==> v33: inputs <==
==> flow/design.v <==
module div 
	#(
		parameter W=32,
					 CBIT=6		 
	 )
	(
		input wire clk, reset, str_trg,
		input wire [W-1:0] dvsr, dvnd,
		output reg ready, done_trg,
		output wire [W-1:0] quo,rmd
	);
	localparam [1:0]
		idle = 2'b00,
		op = 2'b01,
		last = 2'b10,
		done = 2'b11;
	reg [1:0] state_reg, state_next;
	reg [W-1:0] rh_reg, rh_next, rl_reg, rl_next, rh_tmp, d_reg, d_next;
	reg [CBIT-1:0] n_reg, n_next;
	reg q_bit, start;
	always @ (posedge clk, posedge reset)
		if (reset)
		begin
			state_reg<=idle;
			rh_reg<=0;
			rl_reg<=0;
			d_reg<=0;
			n_reg<=0;
		end
		else
		begin
			state_reg<=state_next;
			rh_reg<=rh_next;
			rl_reg<=rl_next;
			d_reg<=d_next;
			n_reg<=n_next;
		end
		always @*
		begin
			start = str_trg;
			state_next = state_reg;
			ready = 1'b0;
			done_trg = 1'b0;
			rh_next = rh_reg;
			rl_next = rl_reg;
			d_next = d_reg;
			n_next = n_reg;
			case (state_reg)
				idle:
				begin
					ready = 1'b1;
					if (start)
					begin
						rh_next = 0;
						rl_next = dvnd;   
						d_next = dvsr;    
						n_next = W+1;     
						state_next = op;
					end
				end
				op:
				begin
					rl_next  = {rl_reg[W-2:0], q_bit};
					rh_next = {rh_tmp[W-2:0], rl_reg[W-1]};
					n_next = n_reg-1;
					if (n_next==1)
						state_next = last;
				end
				last:  
				begin
					rl_next = {rl_reg[W-2:0], q_bit};
					rh_next = rh_tmp;
					state_next = done;
				end
				done:
				begin
					done_trg = 1'b1;
					state_next = idle;
				end
				default: state_next = idle;
			endcase
		end
		always @*
			if (rh_reg >= d_reg)
			begin
				rh_tmp = rh_reg - d_reg;
				q_bit=1'b1;
			end
			else
			begin
				rh_tmp = rh_reg;
				q_bit = 1'b0;
			end
		assign quo = rl_reg;
		assign rmd = rh_reg;
endmodule
module div_avalon
	#(
		parameter W     = 32,
				  CBIT  = 6		 
	 )
	(
		input wire clk, reset,
		input wire [2:0] div_address,
		input wire div_chipselect,
		input wire div_write,
		input wire [W-1:0] div_writedata,
		output wire [W-1:0] div_readdata,
		output wire div_irq,
		output wire div_rdy
	);
    localparam [2:0]
        SET_DIVIDEND  = 3'h0,
        SET_DIVISOR   = 3'h1,
        START         = 3'h2,
        GET_QUOTIENT  = 3'h3,
        GET_REMAINDER = 3'h4,
        GET_READY     = 3'h5,
        DONE_TRG      = 3'h6;
	wire div_start, div_ready, set_done_trg, clr_done_trg;
	reg [W-1:0] dvnd_reg, dvsr_reg;
	reg done_trg_reg;
	wire [W-1:0] quo, rmd;
	wire wr_en, wr_dvnd, wr_dvsr;
	div #(.W(32), .CBIT(6)) d1
		 ( .clk(clk), .reset(reset), .str_trg(div_start), .dvsr(dvsr_reg), .dvnd(dvnd_reg),   
		   .ready(div_ready), .done_trg(set_done_trg), .quo(quo), .rmd(rmd));         
	always @ (posedge clk, posedge reset)
	begin
		if (reset)
		begin
			dvnd_reg <= 0;
			dvsr_reg <= 0;
			done_trg_reg <= 0;
		end
		else
		begin
			if (wr_dvnd)
				dvnd_reg <= div_writedata;
			if (wr_dvsr)
				dvsr_reg <= div_writedata;
			if (set_done_trg)
				done_trg_reg <= 1'b1;
			else if (clr_done_trg)
				done_trg_reg <= 1'b0;
		end
	end
	assign wr_en = div_write & div_chipselect;
	assign wr_dvnd = (div_address == SET_DIVIDEND) & wr_en;
	assign wr_dvsr = (div_address == SET_DIVISOR) & wr_en;
	assign div_start = (div_address == START) & wr_en;
	assign clr_done_trg = (div_address == DONE_TRG) & wr_en;
	assign div_readdata = (div_address == GET_QUOTIENT) ? quo :
								 (div_address == GET_REMAINDER) ? rmd :
								 (div_address == GET_READY) ? {31'b0, div_ready} : {31'b0, done_trg_reg};
	assign div_rdy = div_ready;
	assign div_irq = done_trg_reg;
endmodule
==> flow/run.sh <==
#!/bin/bash
# the make line also repeats each setting of config.mk as NAME=value (left out here)
make -C /OpenROAD-flow-scripts/flow DESIGN_CONFIG=/design/flow/config.mk WORK_HOME=/design/flow/orfs CLKGATE_MAP_FILE= finish
==> flow/config.mk <==
export PLATFORM = sky130hd
export DESIGN_NAME = div_avalon
export DESIGN_NICKNAME = div_avalon
export VERILOG_FILES = /design/flow/design.v
export SDC_FILE = /design/flow/constraint.sdc
export NUM_CORES = 4
export LEC_CHECK = 0
export ABC_AREA = 1
export CAP_MARGIN = 20
export CORE_MARGIN = 2
export CORE_UTILIZATION = 70
export CTS_CLUSTER_DIAMETER = 214
export CTS_CLUSTER_SIZE = 38
export PLACE_DENSITY = 0.35
export SETUP_SLACK_MARGIN = 0.68
export SLEW_MARGIN = 20
==> flow/constraint.sdc <==
create_clock -name core_clock -period 2.76 [get_ports {clk}]
set_input_delay 0.5520 -clock core_clock [delete_from_list [all_inputs] [get_ports {clk}]]
set_output_delay 0.5520 -clock core_clock [all_outputs]
set_load 0.01 [all_outputs]
==> v2 (differences from v33) <==
Settings changed: ABC_AREA 1 to default, CORE_UTILIZATION 70 to 72, CTS_CLUSTER_DIAMETER 214 to default, CTS_CLUSTER_SIZE 38 to default, HOLD_SLACK_MARGIN from default to 0.29, PLACE_DENSITY 0.35 to default, SETUP_SLACK_MARGIN 0.68 to default.
==> flow/constraint.sdc (replaced) <==
create_clock -name core_clock -period 3.2 [get_ports {clk}]
set_input_delay 0.6400 -clock core_clock [delete_from_list [all_inputs] [get_ports {clk}]]
set_output_delay 0.6400 -clock core_clock [all_outputs]
set_load 0.01 [all_outputs]
==> comparison table <==
                                                                           v33                        v2
Run status                                              stopped before the end           failed layout checks
Failing step                                                    global routing                         -
Layout check failures                                                        -              setup timing
XOR Share, Synth                                                         1.51%                     2.32%
Total die size                                                      15900 um^2                14100 um^2
Core footprint                                                      14500 um^2                12700 um^2
Average instance area after synthesis                                6.99 um^2                 10.4 um^2
Post-CTS Resized                                                           230                         3
Cell area after technology mapping                                  10400 um^2                 9450 um^2
Die width                                                               126 um                    119 um
Fraction of the yosys area taken by sequential cells                     41.0%                     45.3%
Number of cell rows                                                         44                        41
Area fraction in and, or, nand and nor cells                             28.1%                     8.66%
Yosys Chip Area                                                     10400 um^2                 9450 um^2
Adder Area Share                                                         4.27%                     4.71%
Yosys cell types                                                            40                        65
Largest type area fraction                                               40.8%                     45.0%
GP Congestion                                                            0.974                     0.986
Cell Count Post-Placement                                                 1723                      1157
Most frequent cell after synthesis                    sky130_fd_sc_hd__nand2_1  sky130_fd_sc_hd__dfrtp_1
Y dimension of the die                                                  126 um                    119 um
Net Count, Synth                                                          1566                       983
